run 1:
## fbindct_8bit
module fbindct_8bit #(
  parameter IN_WIDTH = 8,                                  
  parameter INT_BITS = 6,                                  
  parameter FRAC_BITS = 6,                                 
  parameter INTER_WIDTH = IN_WIDTH + INT_BITS + FRAC_BITS, 
  parameter OUT_WIDTH = 20                                 
)(
  input                                        clk,
  input                                        rst,
  input signed [8*IN_WIDTH-1:0]                x_in,         
  input                                        ready_in,     
  input                                        load,         
  output                                       valid_out,    
  output signed [8*OUT_WIDTH-1:0]              y_out         
);
parameter [1:0] IDLE = 2'b00;
parameter [1:0] WAIT = 2'b01;
parameter [1:0] SEND = 2'b10;
reg [1:0] state;
parameter [1:0] STAGE1 = 2'b00;
parameter [1:0] STAGE2 = 2'b01;
parameter [1:0] STAGE3 = 2'b10;
parameter [1:0] STAGE4 = 2'b11;
reg [1:0] stage;
reg signed [IN_WIDTH-1:0] x_reg_0, x_reg_1, x_reg_2, x_reg_3, x_reg_4, x_reg_5, x_reg_6, x_reg_7;
reg done;
assign valid_out = done;
always @(posedge clk) begin : state_machine
  if (rst) begin
    state <= IDLE;
    stage <= STAGE1;
    done <= 1'b0;
    x_reg_0 <= 0;
    x_reg_1 <= 0;
    x_reg_2 <= 0;
  ...
make LEC_CHECK=0 CAP_MARGIN=20 CORE_MARGIN=2 CORE_UTILIZATION=40 SLEW_MARGIN=20 finish   # period 6.09 ns
run.sh (not shown) runs the stock make flow with config.mk's settings and CLKGATE_MAP_FILE=.
Run 1 completed end to end with timing, DRC and antenna clean.
Here is what was changed in the inputs of run 2 compared with run 1.
# run 1
export LEC_CHECK = 0
export CAP_MARGIN = 20
export CORE_MARGIN = 2
export CORE_UTILIZATION = 40
export SLEW_MARGIN = 20
create_clock -name core_clock -period 6.09 [get_ports {clk}]
# run 2
export LEC_CHECK = 0
export CAP_MARGIN = 20
export CORE_MARGIN = 2
export CORE_UTILIZATION = 58
export SLEW_MARGIN = 20
create_clock -name core_clock -period 6.09 [get_ports {clk}]
Notes after the runs:
- Against run 1, run 2 comes in 6.5 points higher on relative max-transition margin.
- Lower count of non-filler cells in the finished layout was reported by run 2, not run 1.
- Area of the placeable core delta for run 2 relative to run 1: about 30% lower
- Diff run 2..run 1 | portion of the post-synthesis area used by sequential elements | negligible
- Run 2 against run 1: net switching power rose 120 uW, routability congestion estimate from global placement rose about 10%, combinational power rose about 3%, total number of vias rose 729, setup slack fell 60 ps.
- Number of cell instances on the worst register-to-register path: run 1 vs run 2 identical
[inputs] run 3 vs run 2
# run 2
export LEC_CHECK = 0
export CAP_MARGIN = 20
export CORE_MARGIN = 2
export CORE_UTILIZATION = 58
export SLEW_MARGIN = 20
create_clock -name core_clock -period 6.09 [get_ports {clk}]
# run 3
export LEC_CHECK = 0
export CAP_MARGIN = 20
export CORE_MARGIN = 2
export CORE_UTILIZATION = 66
export SLEW_MARGIN = 20
create_clock -name core_clock -period 5.07 [get_ports {clk}]
The final report for run 3 shows a completed flow and a layout that fails verification, specifically negative setup slack. The top routing layer in use comes out met4 in one run and met5 in the other, namely in run 2 and run 3 respectively. Against run 2 as the reference, run 3 delivers a higher number of vias in the routed layout. In the reports for run 3 and run 2, the larger overall power after layout belongs to run 3. Going from run 2 to run 3, count of non-CTS buffers in the layout picked up an extra about 50%; power in the clock group picked up an extra about 8%. Compared to run 2, the router laid down more metal wire for run 3. Taking run 2 as the reference, in run 3 max-capacitance violation count roughly the same; combinational fraction of design power higher. Hold slack: run 2 vs run 3, no meaningful difference. Relative to run 2, shortest period the worst path allows has decreased by 490 ps in run 3. Going from run 2 to run 3, tally of non-filler cells in the final layout saw an increase, detailed-routing iteration count for the pre-antenna-repair pass went up 1.


Starting RTL as in the previous note.
Settings: LEC_CHECK=0, ABC_AREA=0, CAP_MARGIN=10, CELL_PAD_IN_SITES_DETAIL_PLACEMENT=1, CORE_MARGIN=4, CORE_UTILIZATION=17, CTS_CLUSTER_SIZE=55, GPL_ROUTABILITY_DRIVEN=0, HOLD_SLACK_MARGIN=-0.09, MAX_ROUTING_LAYER=met4, MIN_ROUTING_LAYER=met2, PLACE_DENSITY_LB_ADDON=0.19, SLEW_MARGIN=35; clock period 4.79 ns.
The baseline finished with negative setup slack left.
Rerun with:
ABC_AREA = unset   (was 0)
CAP_MARGIN = 15   (was 10)
CELL_PAD_IN_SITES_DETAIL_PLACEMENT = unset   (was 1)
CORE_MARGIN = 2   (was 4)
CORE_UTILIZATION = 58   (was 17)
CTS_CLUSTER_SIZE = unset   (was 55)
GPL_ROUTABILITY_DRIVEN = unset   (was 0)
HOLD_SLACK_MARGIN = unset   (was -0.09)
MAX_ROUTING_LAYER = unset   (was met4)
MIN_ROUTING_LAYER = unset   (was met2)
PLACE_DENSITY_LB_ADDON = unset   (was 0.19)
SETUP_SLACK_MARGIN = 0.61   (was unset)
SLEW_MARGIN = 20   (was 35)
clock period = 4.83 ns   (was 4.79 ns; I/O delays follow)
Outcome: The changed run finished with negative setup slack left; utilization increases by 50 points; wire length decreases by 26%; setup slack improves by 0.14 ns; sequential cell count stays the same.


fbindct_8bit again, from the RTL that the note above started with.
==> flow/design.v (excerpt) <==
module fbindct_8bit #(
  parameter IN_WIDTH = 8,                                  
  parameter INT_BITS = 6,                                  
  parameter FRAC_BITS = 6,                                 
  parameter INTER_WIDTH = IN_WIDTH + INT_BITS + FRAC_BITS, 
  parameter OUT_WIDTH = 20                                 
)(
  input                                        clk,
  input                                        rst,
  input signed [8*IN_WIDTH-1:0]                x_in,         
  input                                        ready_in,     
  input                                        load,         
  output                                       valid_out,    
  output signed [8*OUT_WIDTH-1:0]              y_out         
);
parameter [1:0] IDLE = 2'b00;
parameter [1:0] WAIT = 2'b01;
parameter [1:0] SEND = 2'b10;
reg [1:0] state;
parameter [1:0] STAGE1 = 2'b00;
parameter [1:0] STAGE2 = 2'b01;
parameter [1:0] STAGE3 = 2'b10;
parameter [1:0] STAGE4 = 2'b11;
reg [1:0] stage;
reg signed [IN_WIDTH-1:0] x_reg_0, x_reg_1, x_reg_2, x_reg_3, x_reg_4, x_reg_5, x_reg_6, x_reg_7;
reg done;
assign valid_out = done;
always @(posedge clk) begin : state_machine
  if (rst) begin
    state <= IDLE;
    stage <= STAGE1;
    done <= 1'b0;
    x_reg_0 <= 0;
    x_reg_1 <= 0;
    x_reg_2 <= 0;
    x_reg_3 <= 0;
    x_reg_4 <= 0;
    x_reg_5 <= 0;
    x_reg_6 <= 0;
    x_reg_7 <= 0;
  end else begin
    case (state)
      IDLE: begin
        if(load) begin
          x_reg_0 <= x_in[1*IN_WIDTH-1:0*IN_WIDTH];
          x_reg_1 <= x_in[2*IN_WIDTH-1:1*IN_WIDTH];
          x_reg_2 <= x_in[3*IN_WIDTH-1:2*IN_WIDTH];
          x_reg_3 <= x_in[4*IN_WIDTH-1:3*IN_WIDTH];
          x_reg_4 <= x_in[5*IN_WIDTH-1:4*IN_WIDTH];
          x_reg_5 <= x_in[6*IN_WIDTH-1:5*IN_WIDTH];
          x_reg_6 <= x_in[7*IN_WIDTH-1:6*IN_WIDTH];
          x_reg_7 <= x_in[8*IN_WIDTH-1:7*IN_WIDTH];
          state <= WAIT;
        end
      end
  ...
make LEC_CHECK=0 CAP_MARGIN=20 CORE_MARGIN=2 CORE_UTILIZATION=61 SETUP_SLACK_MARGIN=0.61 SLEW_MARGIN=20 TNS_END_PERCENT=5 finish   # period 4.83 ns
The first run produced a layout that fails on negative setup slack.
Rerun with:
Settings changed: CORE_UTILIZATION 61 to 72, CTS_CLUSTER_DIAMETER from default to 378, SETUP_SLACK_MARGIN 0.61 to default.
Clock period 4.83 ns to 5.08 ns, I/O delays scaled along.
The changed run produced a layout that fails on negative setup slack.
Global-route usage rose by 8.3 points.
Worst hold slack barely changes.
Utilization rose by 9.9 points.
Routed wire length rose by 8.5%.
Power fell by 12%.
Worst setup slack is better by 0.24 ns.
Rerun with:
Settings changed: CORE_UTILIZATION 72 to 28, CTS_CLUSTER_DIAMETER 378 to default, TNS_END_PERCENT 5 to default.
Clock period 5.08 ns to 13.9 ns, I/O delays scaled along.
With this change the flow produced a clean layout.
Routed wire length goes down by 6.9%.
Design area increases by 0.90%.
Clock-buffer cell count increases by 8.
Global-route usage went down by 24 points.
Sequential power decreases by 63%.
Rerun with:
Settings changed: CORE_UTILIZATION 28 to 65, MAX_ROUTING_LAYER from default to met4, SETUP_SLACK_MARGIN from default to 0.61.
Clock period 13.9 ns to 4.83 ns, I/O delays scaled along.
=> The new run produced a layout that fails on negative setup slack. Design area climbs by 3.4%. Total power is higher to 3.5 times its value. Sequential share of layout area drops by 0.77 points. Routed wire length grows by 6.7%. First-iteration DRC count climbs by 66%. Core utilization rises by 48 points. Final cell count is lower by 13%. Worst setup slack is worse by 8.3 ns. Global-route usage is higher by 20 points.


The RTL this note starts from:
==> flow/design.v <==
`timescale 1ns / 1ps
module fbindct_8bit #(
  parameter IN_WIDTH = 8,                                  
  parameter INT_BITS = 6,                                  
  parameter FRAC_BITS = 6,                                 
  parameter INTER_WIDTH = IN_WIDTH + INT_BITS + FRAC_BITS, 
  parameter OUT_WIDTH = 20                                 
)(
  input                                        clk,
  input                                        rst,
  input signed [8*IN_WIDTH-1:0]                x_in,         
  input                                        ready_in,     
  input                                        load,         
  output                                       valid_out,    
  output signed [8*OUT_WIDTH-1:0]              y_out         
);
parameter [1:0] IDLE = 2'b00;
parameter [1:0] WAIT = 2'b01;
parameter [1:0] SEND = 2'b10;
reg [1:0] state;
parameter [1:0] STAGE1 = 2'b00;
parameter [1:0] STAGE2 = 2'b01;
parameter [1:0] STAGE3 = 2'b10;
parameter [1:0] STAGE4 = 2'b11;
reg [1:0] stage;
reg signed [IN_WIDTH-1:0] x_reg_0, x_reg_1, x_reg_2, x_reg_3, x_reg_4, x_reg_5, x_reg_6, x_reg_7;
reg done;
assign valid_out = done;
always @(posedge clk) begin : state_machine
  if (rst) begin
    state <= IDLE;
    stage <= STAGE1;
    done <= 1'b0;
    x_reg_0 <= 0;
    x_reg_1 <= 0;
    x_reg_2 <= 0;
    x_reg_3 <= 0;
    x_reg_4 <= 0;
    x_reg_5 <= 0;
    x_reg_6 <= 0;
    x_reg_7 <= 0;
  end else begin
    case (state)
      IDLE: begin
        if(load) begin
          x_reg_0 <= x_in[1*IN_WIDTH-1:0*IN_WIDTH];
          x_reg_1 <= x_in[2*IN_WIDTH-1:1*IN_WIDTH];
          x_reg_2 <= x_in[3*IN_WIDTH-1:2*IN_WIDTH];
          x_reg_3 <= x_in[4*IN_WIDTH-1:3*IN_WIDTH];
          x_reg_4 <= x_in[5*IN_WIDTH-1:4*IN_WIDTH];
          x_reg_5 <= x_in[6*IN_WIDTH-1:5*IN_WIDTH];
          x_reg_6 <= x_in[7*IN_WIDTH-1:6*IN_WIDTH];
          x_reg_7 <= x_in[8*IN_WIDTH-1:7*IN_WIDTH];
          state <= WAIT;
        end
      end
      WAIT: begin
        case (stage)
          STAGE1: begin 
            stage <= STAGE2;
            done <= 1'b0;
          end
          STAGE2: stage <= STAGE3;
          STAGE3: stage <= STAGE4;
          STAGE4: begin 
            state <= SEND;
            stage <= STAGE1;
            done <= 1'b1;
          end
          default : begin 
            stage <= STAGE1;
          end
        endcase
      end
      SEND: begin
        if(ready_in) begin
          state <= IDLE;
          done <= 1'b0;
        end
      end
      default: state <= IDLE;
    endcase
  end
end
reg signed [INTER_WIDTH-1:0] a_reg_0, a_reg_1, a_reg_2, a_reg_3, a_reg_4, a_reg_5, a_reg_6, a_reg_7;
wire signed [INTER_WIDTH-1:0] a_wire_0, a_wire_1, a_wire_2, a_wire_3, a_wire_4, a_wire_5, a_wire_6, a_wire_7;
assign a_wire_0 = (x_reg_0 + x_reg_7) << FRAC_BITS;
assign a_wire_1 = (x_reg_1 + x_reg_6) << FRAC_BITS;
assign a_wire_2 = (x_reg_2 + x_reg_5) << FRAC_BITS;
assign a_wire_3 = (x_reg_3 + x_reg_4) << FRAC_BITS;
assign a_wire_4 = (x_reg_3 - x_reg_4) << FRAC_BITS;
assign a_wire_5 = (x_reg_2 - x_reg_5) << FRAC_BITS;
assign a_wire_6 = (x_reg_1 - x_reg_6) << FRAC_BITS;
assign a_wire_7 = (x_reg_0 - x_reg_7) << FRAC_BITS;
always @(posedge clk) begin : stage1
  if(rst) begin
    a_reg_0 <= 0;
    a_reg_1 <= 0;
    a_reg_2 <= 0;
    a_reg_3 <= 0;
    a_reg_4 <= 0;
    a_reg_5 <= 0;
    a_reg_6 <= 0;
    a_reg_7 <= 0;
  end else if(stage == STAGE1) begin
    a_reg_0 <= a_wire_0;
    a_reg_1 <= a_wire_1;
    a_reg_2 <= a_wire_2;
    a_reg_3 <= a_wire_3;
    a_reg_4 <= a_wire_4;
    a_reg_5 <= a_wire_5;
    a_reg_6 <= a_wire_6;
    a_reg_7 <= a_wire_7;
  end
end
reg signed [INTER_WIDTH-1:0] b_reg_0, b_reg_1;
wire signed [INTER_WIDTH-1:0] b_wire_0, b_wire_1;
assign b_wire_0 = (a_reg_5>>>2) + (a_reg_5>>>3) + a_reg_6;             
assign b_wire_1 = (b_wire_0>>>1) + (b_wire_0>>>3) - a_reg_5;           
always @(posedge clk) begin : stage2
  if(rst) begin
    b_reg_0 <= 0;
    b_reg_1 <= 0;
  end else if(stage == STAGE2) begin
    b_reg_0 <= b_wire_0;
    b_reg_1 <= b_wire_1;
  end
end
reg signed [INTER_WIDTH-1:0] c_reg_0, c_reg_1, c_reg_2, c_reg_3, c_reg_4, c_reg_5, c_reg_6, c_reg_7;
wire signed [INTER_WIDTH-1:0] c_wire_0, c_wire_1, c_wire_2, c_wire_3, c_wire_4, c_wire_5, c_wire_6, c_wire_7;
assign c_wire_0 = a_reg_0 + a_reg_3;
assign c_wire_1 = a_reg_2 + a_reg_1;
assign c_wire_2 = a_reg_1 - a_reg_2;
assign c_wire_3 = a_reg_0 - a_reg_3;
assign c_wire_4 = a_reg_4 + b_reg_1;
assign c_wire_5 = a_reg_4 - b_reg_1;
assign c_wire_6 = a_reg_7 - b_reg_0;
assign c_wire_7 = b_reg_0 + a_reg_7;
always @(posedge clk) begin : stage3 
  if(rst) begin
    c_reg_0 <= 0;
    c_reg_1 <= 0;
    c_reg_2 <= 0;
    c_reg_3 <= 0;
    c_reg_4 <= 0;
    c_reg_5 <= 0;
    c_reg_6 <= 0;
    c_reg_7 <= 0;
  end else if(stage == STAGE3) begin
    c_reg_0 <= c_wire_0;
    c_reg_1 <= c_wire_1;
    c_reg_2 <= c_wire_2;
    c_reg_3 <= c_wire_3;
    c_reg_4 <= c_wire_4;
    c_reg_5 <= c_wire_5;
    c_reg_6 <= c_wire_6;
    c_reg_7 <= c_wire_7;
  end
end
reg signed [INTER_WIDTH-1:0] d_reg_0, d_reg_1, d_reg_2, d_reg_3, d_reg_4, d_reg_5, d_reg_6;
wire signed [INTER_WIDTH-1:0] d_wire_0, d_wire_1, d_wire_2, d_wire_3, d_wire_4, d_wire_5, d_wire_6;
assign d_wire_0 = c_reg_0 + c_reg_1;                                          
assign d_wire_1 = (d_wire_0>>>1) - c_reg_1;                                   
assign d_wire_2 = c_reg_2 - ((c_reg_3>>>2) + (c_reg_3>>>3));                 
assign d_wire_3 = c_reg_3 + (d_wire_2>>>2) + (d_wire_2>>>3);                 
assign d_wire_4 = c_reg_4 - (c_reg_7>>>3);                                    
assign d_wire_5 = c_reg_5 + (c_reg_6>>>1) + (c_reg_6>>>2) + (c_reg_6>>>3);  
assign d_wire_6 = c_reg_6 - (d_wire_5>>>1);                                   
always @(posedge clk) begin : stage4 
  if(rst) begin
    d_reg_0 <= 0;
    d_reg_1 <= 0;
    d_reg_2 <= 0;
    d_reg_3 <= 0;
    d_reg_4 <= 0;
    d_reg_5 <= 0;
    d_reg_6 <= 0;
  end else if(stage == STAGE4) begin
    d_reg_0 <= d_wire_0;
    d_reg_1 <= d_wire_1;
    d_reg_2 <= d_wire_2;
    d_reg_3 <= d_wire_3;
    d_reg_4 <= d_wire_4;
    d_reg_5 <= d_wire_5;
    d_reg_6 <= d_wire_6;
  end
end
reg [INTER_WIDTH-1:0] c_reg7_delay;
always @(posedge clk) begin : delay_c_reg
  if (rst) begin
    c_reg7_delay <= 1'b0;
  end else begin
    c_reg7_delay <= c_reg_7;
  end
end
assign y_out[1*OUT_WIDTH-1:0*OUT_WIDTH] = d_reg_0;
assign y_out[2*OUT_WIDTH-1:1*OUT_WIDTH] = c_reg7_delay;
assign y_out[3*OUT_WIDTH-1:2*OUT_WIDTH] = d_reg_3;
assign y_out[4*OUT_WIDTH-1:3*OUT_WIDTH] = d_reg_6;
assign y_out[5*OUT_WIDTH-1:4*OUT_WIDTH] = d_reg_1;
assign y_out[6*OUT_WIDTH-1:5*OUT_WIDTH] = d_reg_5;
assign y_out[7*OUT_WIDTH-1:6*OUT_WIDTH] = d_reg_2;
assign y_out[8*OUT_WIDTH-1:7*OUT_WIDTH] = d_reg_4;
endmodule
export LEC_CHECK = 0
export ABC_AREA = 1
export CAP_MARGIN = 40
export CELL_PAD_IN_SITES_DETAIL_PLACEMENT = 0
export CORE_ASPECT_RATIO = 0.7
export CORE_MARGIN = 2
export CORE_UTILIZATION = 40
export CTS_CLUSTER_SIZE = 92
export HOLD_SLACK_MARGIN = 0.22
export MIN_ROUTING_LAYER = met2
export SLEW_MARGIN = 10
create_clock -name core_clock -period 7.51 [get_ports {clk}]
Next try:
==> flow/config.mk (replaced) <==
export PLATFORM = sky130hd
export DESIGN_NAME = fbindct_8bit
export DESIGN_NICKNAME = fbindct_8bit
export VERILOG_FILES = /design/flow/design.v
export SDC_FILE = /design/flow/constraint.sdc
export NUM_CORES = 4
export LEC_CHECK = 0
export CAP_MARGIN = 20
export CORE_MARGIN = 2
export CORE_UTILIZATION = 40
export SLEW_MARGIN = 20
==> flow/constraint.sdc (replaced) <==
create_clock -name core_clock -period 4.78 [get_ports {clk}]
set_input_delay 0.9560 -clock core_clock [delete_from_list [all_inputs] [get_ports {clk}]]
set_output_delay 0.9560 -clock core_clock [all_outputs]
set_load 0.01 [all_outputs]
With this change the flow ran to the end with violations: negative setup slack.
Sequential share of layout area falls by 0.51 points.
Clock skew is lower by 0.0038 ns.
Total power rose by 62%.
Critical path depth fell by 5.
Design area is higher by 2.3%.
Global-route usage is lower by 16 points.
Worst hold slack is better by 0.0060 ns.
Register-to-register slack degrades by 2.6 ns.
Next try:
--- a/flow/config.mk
+++ b/flow/config.mk
@@ -7,0 +8 @@
+export ABC_AREA = 1
@@ -8,0 +10 @@
+export CORE_ASPECT_RATIO = 0.7
@@ -11 +13,2 @@
-export SLEW_MARGIN = 20
+export MIN_ROUTING_LAYER = met2
+export SLEW_MARGIN = 10
==> flow/constraint.sdc (replaced) <==
create_clock -name core_clock -period 7.51 [get_ports {clk}]
set_input_delay 1.5020 -clock core_clock [delete_from_list [all_inputs] [get_ports {clk}]]
set_output_delay 1.5020 -clock core_clock [all_outputs]
set_load 0.01 [all_outputs]
The changed run passed the timing, design-rule and antenna checks.
Critical path depth increases by 5.
Non-clock buffer count decreases by 247.
Sequential share of layout area increases by 0.52 points.
Power decreases by 38%.
Design area decreases by 2.3%.
Clock-buffer cell count decreases by 2.
Global-route usage increases by 16 points.
Next try:
--- a/flow/config.mk
+++ b/flow/config.mk
@@ -8 +7,0 @@
-export ABC_AREA = 1
@@ -10 +8,0 @@
-export CORE_ASPECT_RATIO = 0.7
@@ -13,2 +11,3 @@
-export MIN_ROUTING_LAYER = met2
-export SLEW_MARGIN = 10
+export MAX_ROUTING_LAYER = met4
+export SLEW_MARGIN = 20
+export TNS_END_PERCENT = 85
==> flow/constraint.sdc (replaced) <==
create_clock -name core_clock -period 10.0 [get_ports {clk}]
set_input_delay 2.0000 -clock core_clock [delete_from_list [all_inputs] [get_ports {clk}]]
set_output_delay 2.0000 -clock core_clock [all_outputs]
set_load 0.01 [all_outputs]
Effect: Hold slack degrades by 0.027 ns; design area goes down by 5.0%; global-route usage fell by 16 points; fmax is lower by 11%; combinational power goes down by 44%; via count came out lower by 41%.
Power and IR drop assume default switching activity.
